Setup of build 92:
// BobTop
module BobTop (
	clock,
	reset,
	rx,
	runway_override,
	emergency_override,
	tx,
	framing_error,
	runway_active,
	emergency,
	receiving,
	sending
);
	input wire clock;
	input wire reset;
	input wire rx;
	input wire [1:0] runway_override;
	input wire emergency_override;
	output wire tx;
	output wire framing_error;
	output wire [1:0] runway_active;
	output wire emergency;
	output wire receiving;
	output wire sending;
	wire [7:0] uart_rx_data;
	wire [7:0] uart_tx_data;
	wire uart_rx_valid;
	wire uart_tx_ready;
	wire uart_tx_send;
	UartRX #(
		.CLK_HZ(25000000),
		.BAUD_RATE(115200)
	) receiver(
		.clock(clock),
		.reset(reset),
		.rx(rx),
		.data(uart_rx_data),
		.done(uart_rx_valid),
		.framing_error(framing_error),
		.receiving(receiving)
	);
	UartTX #(
		.CLK_HZ(25000000),
		.BAUD_RATE(115200)
	) transmitter(
		.clock(clock),
		.reset(reset),
		.send(uart_tx_send),
		.data(uart_tx_data),
		.tx(tx),
		.ready(uart_tx_ready),
		.sending(sending)
	);
	reg [1:0] ro_temp;
	reg [1:0] ro_sync;
	reg eo_temp;
	reg eo_sync;
	always @(posedge clock) begin
		ro_temp <= runway_override;
		eo_temp <= emergency_override;
		ro_sync <= ro_temp;
		eo_sync <= eo_temp;
	end
	Bob bobby(
		.clock(clock),
		.reset(reset),
		.uart_rx_data(uart_rx_data),
		.uart_rx_valid(uart_rx_valid),
		.uart_tx_data(uart_tx_data),
		.uart_tx_ready(uart_tx_ready),
		.uart_tx_send(uart_tx_send),
		.runway_active(runway_active),
		.runway_override(ro_sync),
		.emergency_out(emergency),
		.emergency_override(eo_sync)
	);
endmodule
Size in the first run: roughly 1500 cells after synthesis, roughly 300 flip-flops, about 15000 sq um of cells after synthesis.
Settings: LEC_CHECK=0, CAP_MARGIN=30, CELL_PAD_IN_SITES_DETAIL_PLACEMENT=2, CORE_MARGIN=4, CORE_UTILIZATION=28, CTS_CLUSTER_DIAMETER=338, GPL_TIMING_DRIVEN=0, HOLD_SLACK_MARGIN=0.01, MAX_ROUTING_LAYER=met4, PLACE_DENSITY=0.83, SLEW_MARGIN=25, TNS_END_PERCENT=25; clock period 19.5 ns.
run.sh (not shown) runs the stock make flow with config.mk's settings and CLKGATE_MAP_FILE=.
Looking at the reports, build 92 completed the entire flow and the layout it produced met the timing, design-rule and antenna checks.
Input-level comparison between build 46 and build 92:
Settings: CORE_UTILIZATION now 38, was 28; GPL_TIMING_DRIVEN no longer set, was 0; PLACE_DENSITY no longer set, was 0.83; CAP_MARGIN now 20, was 30; TNS_END_PERCENT no longer set, was 25; CTS_CLUSTER_DIAMETER no longer set, was 338; SLEW_MARGIN now 40, was 25; the clock period (ns, I/O delays scaled along) now 17.5, was 19.5.
==> comparison <==
Delta (build 46 minus build 92): overall power consumption up 7.1%; combinational share of power down 3.1 points; clock network fraction of total power up 0.3 points; die outline height down about 14%; fraction of area in multi-input gates up 1.3 points. Build 46 vs. build 92: final net count went down by 61; initial antenna violation count went up by 1.
--- input diff build 46..build 73 ---
Settings: CELL_PAD_IN_SITES_DETAIL_PLACEMENT no longer set, was 2; CORE_UTILIZATION now 27, was 38; SLEW_MARGIN now 20, was 40; MAX_ROUTING_LAYER no longer set, was met4; CORE_MARGIN now 2, was 4; HOLD_SLACK_MARGIN no longer set, was 0.01; the clock period (ns, I/O delays scaled along) now 17.7, was 17.5.
Notes after the runs:
- In build 73, placed cell area is higher than in build 46.
- Final critical-path share of the clock period is lower on build 73
- Measured against each other, build 73 and build 46 differ in clock network latency to the later pin of the worst-skew pair, the lower figure coming from build 73.
- Higher buffering overhead among build 73 and build 46: build 46
- Number of nets at the end of the flow: build 46 vs build 73, no meaningful difference
- For routed wirelength normalized by instance count, dividing the value from build 46 by the value from build 73 gives 1.8.
- [build 73] cell area after layout rose about 0.9% relative to build 46

Starting RTL as in the previous note.
Design BobTop, start of the top module:
module BobTop (
	clock,
	reset,
	rx,
	runway_override,
	emergency_override,
	tx,
	framing_error,
	runway_active,
	emergency,
	receiving,
	sending
);
	input wire clock;
	input wire reset;
	input wire rx;
	input wire [1:0] runway_override;
	input wire emergency_override;
	output wire tx;
	output wire framing_error;
	output wire [1:0] runway_active;
	output wire emergency;
	output wire receiving;
	output wire sending;
	wire [7:0] uart_rx_data;
	wire [7:0] uart_tx_data;
	wire uart_rx_valid;
	wire uart_tx_ready;
	wire uart_tx_send;
	UartRX #(
		.CLK_HZ(25000000),
		.BAUD_RATE(115200)
	) receiver(
		.clock(clock),
		.reset(reset),
		.rx(rx),
		.data(uart_rx_data),
		.done(uart_rx_valid),
		.framing_error(framing_error),
		.receiving(receiving)
	);
	UartTX #(
		.CLK_HZ(25000000),
		.BAUD_RATE(115200)
	) transmitter(
		.clock(clock),
		.reset(reset),
		.send(uart_tx_send),
		.data(uart_tx_data),
		.tx(tx),
		.ready(uart_tx_ready),
		.sending(sending)
	);
	reg [1:0] ro_temp;
	reg [1:0] ro_sync;
	reg eo_temp;
	reg eo_sync;
	always @(posedge clock) begin
		ro_temp <= runway_override;
		eo_temp <= emergency_override;
		ro_sync <= ro_temp;
		eo_sync <= eo_temp;
	end
	Bob bobby(
		.clock(clock),
		.reset(reset),
		.uart_rx_data(uart_rx_data),
		.uart_rx_valid(uart_rx_valid),
		.uart_tx_data(uart_tx_data),
		.uart_tx_ready(uart_tx_ready),
		.uart_tx_send(uart_tx_send),
		.runway_active(runway_active),
		.runway_override(ro_sync),
		.emergency_out(emergency),
		.emergency_override(eo_sync)
	);
endmodule
==> flow/config.mk <==
export PLATFORM = sky130hd
export DESIGN_NAME = BobTop
export DESIGN_NICKNAME = BobTop
export VERILOG_FILES = /design/flow/design.v
export SDC_FILE = /design/flow/constraint.sdc
export NUM_CORES = 4
export LEC_CHECK = 0
export CAP_MARGIN = 20
export CORE_MARGIN = 2
export CORE_UTILIZATION = 65
export CTS_CLUSTER_DIAMETER = 28
export HOLD_SLACK_MARGIN = -0.08
export SLEW_MARGIN = 20
export TNS_END_PERCENT = 5
==> flow/constraint.sdc <==
create_clock -name core_clock -period 28.9 [get_ports {clock}]
set_input_delay 5.7800 -clock core_clock [delete_from_list [all_inputs] [get_ports {clock}]]
set_output_delay 5.7800 -clock core_clock [all_outputs]
set_load 0.01 [all_outputs]
The first run passed the timing, design-rule and antenna checks.
==> next run, changes <==
- CORE_UTILIZATION: 65 -> 45
- CTS_CLUSTER_DIAMETER: 28 -> not set
- HOLD_SLACK_MARGIN: -0.08 -> not set
- TNS_END_PERCENT: 5 -> not set
- clock period: 28.9 -> 19.1 ns (I/O delays scaled with it)
What happened:
- The new run ran to the end with no violations
- sequential power rose by 51%
- sequential share of layout area rose by 2.4 points
- wire length fell by 3.2%
==> next run, changes <==
- CORE_UTILIZATION: 45 -> 63
- clock period: 19.1 -> 50.7 ns (I/O delays scaled with it)
The changed run finished clean.
Non-clock buffer count does not change.
Worst hold slack is about the same.
Sequential share of layout area grows by 0.46 points.
Total power falls by 63%.
Final area came out lower by 1.1%.
Via count rises by 1.5%.
Wire length shrinks by 1.9%.
Synthesized area is unchanged.
First-iteration DRC count came out higher by 8.4%.
==> next run, changes <==
- CORE_UTILIZATION: 63 -> 45
- SETUP_SLACK_MARGIN: not set -> 4.72
- clock period: 50.7 -> 17.7 ns (I/O delays scaled with it)
- area after synthesis stays the same
- cell count rises by a few percent
- final area increases slightly
- worst setup slack got worse by 20 ns
- combinational power is higher to 2.9 times its value

BobTop again, from the RTL that the note above started with.
clock: 9.82 ns
lec_check: 0
abc_area: 1
cap_margin: 5
cell_pad_in_sites_detail_placement: 0
cell_pad_in_sites_global_placement: 0
core_margin: 2
core_utilization: 72
cts_cluster_diameter: 166
cts_cluster_size: 15
gpl_timing_driven: 1
max_routing_layer: met4
place_density_lb_addon: 0.02
setup_slack_margin: 2.89
slew_margin: 20
The first run went through all stages and came out clean.
Edit:
Settings changed: CAP_MARGIN 5 to 0, CELL_PAD_IN_SITES_DETAIL_PLACEMENT 0 to default, CELL_PAD_IN_SITES_GLOBAL_PLACEMENT 0 to default, CTS_CLUSTER_DIAMETER 166 to default, CTS_CLUSTER_SIZE 15 to 14, GPL_TIMING_DRIVEN 1 to default, MAX_ROUTING_LAYER met4 to default, PLACE_DENSITY_LB_ADDON 0.02 to 0.12, SETUP_SLACK_MARGIN 2.89 to 2.86.
Outcome:
- The changed run ran to the end with no violations
- utilization climbs by 1.5 points
- count of clock-buffer cells in the layout came out higher by 3
- non-clock buffer count increases by 1
- global-route usage is about the same
- sequential power is about the same
- routed wire length climbs by a few percent
- worst setup slack is worse by 0.031 ns

== main ==
BobTop again, from the RTL that the note above started with.
Settings: LEC_CHECK=0, ABC_AREA=1, CAP_MARGIN=40, CELL_PAD_IN_SITES_DETAIL_PLACEMENT=0, CELL_PAD_IN_SITES_GLOBAL_PLACEMENT=0, CORE_MARGIN=2, CORE_UTILIZATION=72, CTS_CLUSTER_DIAMETER=166, CTS_CLUSTER_SIZE=15, GPL_TIMING_DRIVEN=1, MAX_ROUTING_LAYER=met5, PLACE_DENSITY=0.78, SLEW_MARGIN=40; clock period 9.82 ns.
main completed; timing, DRC and antenna clean
Edits applied to the flow inputs when going from main to the feature branch:
Settings: PLACE_DENSITY now 0.81, was 0.78; SLEW_MARGIN now 20, was 40; MAX_ROUTING_LAYER now met4, was met5; CORE_UTILIZATION now 71, was 72; CTS_CLUSTER_SIZE no longer set, was 15; CORE_MARGIN now 4, was 2; SETUP_SLACK_MARGIN now 1.33, previously not set; CAP_MARGIN now 20, was 40.
==> results <==
- The reported sequential group power was comparable across main and the feature branch.
- Re relative contribution of the clock network to total power: the feature branch is 6.9 points up on main.
- Summary of the feature branch over main: number of global-route vias before repair has increased; total power rose by 11%; count of clock-buffer cells in the layout now larger.

east:
Starting RTL as in the previous note.
==> flow/config.mk <==
export PLATFORM = sky130hd
export DESIGN_NAME = BobTop
export DESIGN_NICKNAME = BobTop
export VERILOG_FILES = /design/flow/design.v
export SDC_FILE = /design/flow/constraint.sdc
export NUM_CORES = 4
export LEC_CHECK = 0
export ABC_AREA = 1
export CAP_MARGIN = 5
export CELL_PAD_IN_SITES_DETAIL_PLACEMENT = 0
export CELL_PAD_IN_SITES_GLOBAL_PLACEMENT = 0
export CORE_MARGIN = 2
export CORE_UTILIZATION = 72
export CTS_CLUSTER_DIAMETER = 166
export CTS_CLUSTER_SIZE = 15
export GPL_TIMING_DRIVEN = 1
export MAX_ROUTING_LAYER = met5
export PLACE_DENSITY = 0.78
export SLEW_MARGIN = 40
==> flow/constraint.sdc <==
create_clock -name core_clock -period 9.82 [get_ports {clock}]
set_input_delay 1.9640 -clock core_clock [delete_from_list [all_inputs] [get_ports {clock}]]
set_output_delay 1.9640 -clock core_clock [all_outputs]
set_load 0.01 [all_outputs]
east: full flow OK, the timing, design-rule and antenna checks passed
[inputs] middle vs east
- putting SETUP_SLACK_MARGIN at 2.67 where nothing was set
- clearing CELL_PAD_IN_SITES_GLOBAL_PLACEMENT, which used to be 0
- clearing PLACE_DENSITY, which used to be 0.78
- putting PLACE_DENSITY_LB_ADDON at 0.15 where nothing was set
- clearing CELL_PAD_IN_SITES_DETAIL_PLACEMENT, which used to be 0
- clearing GPL_TIMING_DRIVEN, which used to be 1
- clearing CTS_CLUSTER_DIAMETER, which used to be 166
- swapping 40 for 20 in SLEW_MARGIN
- clearing MAX_ROUTING_LAYER, which used to be met5
- swapping 5 for 0 in CAP_MARGIN
- swapping 15 for 14 in CTS_CLUSTER_SIZE
==> comparison <==
middle against east: wire length on met3 saw an increase; power climbed 10%. Side by side, number of clock buffers in the layout turned out higher in middle than in east. Going from east to middle, layout overhead on the synthesized area grows by 2.3 points.

BobTop again, from the RTL that the note above started with.
==> flow/config.mk <==
export PLATFORM = sky130hd
export DESIGN_NAME = BobTop
export DESIGN_NICKNAME = BobTop
export VERILOG_FILES = /design/flow/design.v
export SDC_FILE = /design/flow/constraint.sdc
export NUM_CORES = 4
export LEC_CHECK = 0
export ABC_AREA = 1
export CAP_MARGIN = 5
export CELL_PAD_IN_SITES_DETAIL_PLACEMENT = 0
export CELL_PAD_IN_SITES_GLOBAL_PLACEMENT = 0
export CORE_MARGIN = 2
export CORE_UTILIZATION = 72
export CTS_CLUSTER_DIAMETER = 166
export CTS_CLUSTER_SIZE = 15
export GPL_TIMING_DRIVEN = 1
export HOLD_SLACK_MARGIN = 0.09
export MAX_ROUTING_LAYER = met5
export PLACE_DENSITY = 0.78
export SLEW_MARGIN = 40
==> flow/constraint.sdc <==
create_clock -name core_clock -period 9.82 [get_ports {clock}]
set_input_delay 1.9640 -clock core_clock [delete_from_list [all_inputs] [get_ports {clock}]]
set_output_delay 1.9640 -clock core_clock [all_outputs]
set_load 0.01 [all_outputs]
Next try:
Settings changed: CAP_MARGIN 5 to 20, CELL_PAD_IN_SITES_DETAIL_PLACEMENT 0 to default, CELL_PAD_IN_SITES_GLOBAL_PLACEMENT 0 to default, CTS_CLUSTER_DIAMETER 166 to default, CTS_CLUSTER_SIZE 15 to 14, GPL_TIMING_DRIVEN 1 to default, HOLD_SLACK_MARGIN 0.09 to default, MAX_ROUTING_LAYER met5 to default, PLACE_DENSITY 0.78 to default, PLACE_DENSITY_LB_ADDON from default to 0.1, SETUP_SLACK_MARGIN from default to 2.67, SLEW_MARGIN 40 to 20.
Global-route usage went up by 1.3 points.
Count of clock-buffer cells in the layout went up by 3.
Worst hold slack is worse by 0.020 ns.
Die size does not change.
Total power went up by 17%.
Next try:
Settings changed: CAP_MARGIN 20 to 40, CORE_ASPECT_RATIO from default to 0.9, PLACE_DENSITY_LB_ADDON 0.1 to 0.14, SETUP_SLACK_MARGIN 2.67 to 2.8.
Result:
- cell area shrinks by 1.6%
- power went down by 8.2%
- setup slack degrades by 0.048 ns
Next try:
Settings changed: CAP_MARGIN 40 to 20, CORE_ASPECT_RATIO 0.9 to default, CORE_UTILIZATION 72 to 71, CTS_CLUSTER_SIZE 14 to 43.
Outcome: Worst setup slack is better by 0.091 ns. Non-clock buffer count stays the same. Fmax went up by 1.8%. Total power is higher by 2.5%. Core utilization shrinks by 0.61 points. Clock power climbs by about 7%.
Next try:
Settings changed: CAP_MARGIN 20 to 0, CORE_UTILIZATION 71 to 72, CTS_CLUSTER_DIAMETER from default to 263, CTS_CLUSTER_SIZE 43 to default, PLACE_DENSITY_LB_ADDON 0.14 to 0.01, SETUP_SLACK_MARGIN 2.8 to 2.84.
The changed run completed with no timing, DRC or antenna violations.
Via count went down by about 0.7%.
Synthesized cell count stays the same.
Power went down by about 2.7%.
Design area went down by 0.54%.
Routed wire length went down by 0.35%.
Final cell count stays flat.
Die area went down by about 1.4%.
First-iteration DRC count went down by about 13%.
Sequential cell count does not change.
Worst setup slack got worse by 0.022 ns.
Sequential power hardly moves.
Next try:
Settings changed: CORE_ASPECT_RATIO from default to 0.91, CTS_CLUSTER_DIAMETER 263 to default, CTS_CLUSTER_SIZE from default to 14, PLACE_DENSITY_LB_ADDON 0.01 to 0.14, SETUP_SLACK_MARGIN 2.84 to 2.8.
Cell area went up by 1.0%. Combinational power went up by about 2%. Total power went up by 6.7%. Clock skew went down by 0.0095 ns. Worst setup slack got worse by 0.10 ns.

## job 101
Starting RTL as in the previous note.
export LEC_CHECK = 0
export ABC_AREA = 1
export CAP_MARGIN = 5
export CELL_PAD_IN_SITES_DETAIL_PLACEMENT = 0
export CELL_PAD_IN_SITES_GLOBAL_PLACEMENT = 0
export CORE_MARGIN = 2
export CORE_UTILIZATION = 72
export CTS_CLUSTER_DIAMETER = 166
export CTS_CLUSTER_SIZE = 15
export GPL_TIMING_DRIVEN = 1
export MAX_ROUTING_LAYER = met4
export PLACE_DENSITY = 0.78
export SLEW_MARGIN = 20
create_clock -name core_clock -period 9.82 [get_ports {clock}]
Here is what was changed in the inputs of job 102 compared with job 101.
Settings: a deleted CELL_PAD_IN_SITES_DETAIL_PLACEMENT that had been 0; a deleted GPL_TIMING_DRIVEN that had been 1; a change of CAP_MARGIN from 5 to 0; a deleted MAX_ROUTING_LAYER that had been met4; a deleted CELL_PAD_IN_SITES_GLOBAL_PLACEMENT that had been 0; an added PLACE_DENSITY_LB_ADDON of 0.01; a change of CTS_CLUSTER_DIAMETER from 166 to 263; an added SETUP_SLACK_MARGIN of 2.84; a deleted PLACE_DENSITY that had been 0.78.
==> results <==
- Re post-placement worst setup slack: job 101 and job 102 aren't equal, and the higher value belongs to job 101.
- [job 102] peak supply drop rose 3.7% relative to job 101
- Compared to job 101, job 102 has fmax about 0.32% lower.
- Per the comparison of job 102 with job 101, path length in cells of the critical path did not really move, global-route usage went down, reported combinational group power went up, sequential power did not really move.
### job 102 -> job 103
Settings: CTS_CLUSTER_DIAMETER: 263 -> 151; CAP_MARGIN: 0 -> 20; CTS_CLUSTER_SIZE: 15 -> unset; PLACE_DENSITY_LB_ADDON: 0.01 -> unset; SETUP_SLACK_MARGIN: 2.84 -> 2.91.
Notes after the runs:
In job 103, met1 wire length is higher than in job 102.
The run showing the greater wire length is job 102.
Share of total power in combinational logic: job 102 and job 103 compared, higher one is job 102
Clock skew essentially unchanged between job 103 and job 102.
Between job 102 and job 103, the highest clock rate is higher for job 103.
Power figures rest on the tool's default switching activity, not on a simulated workload.
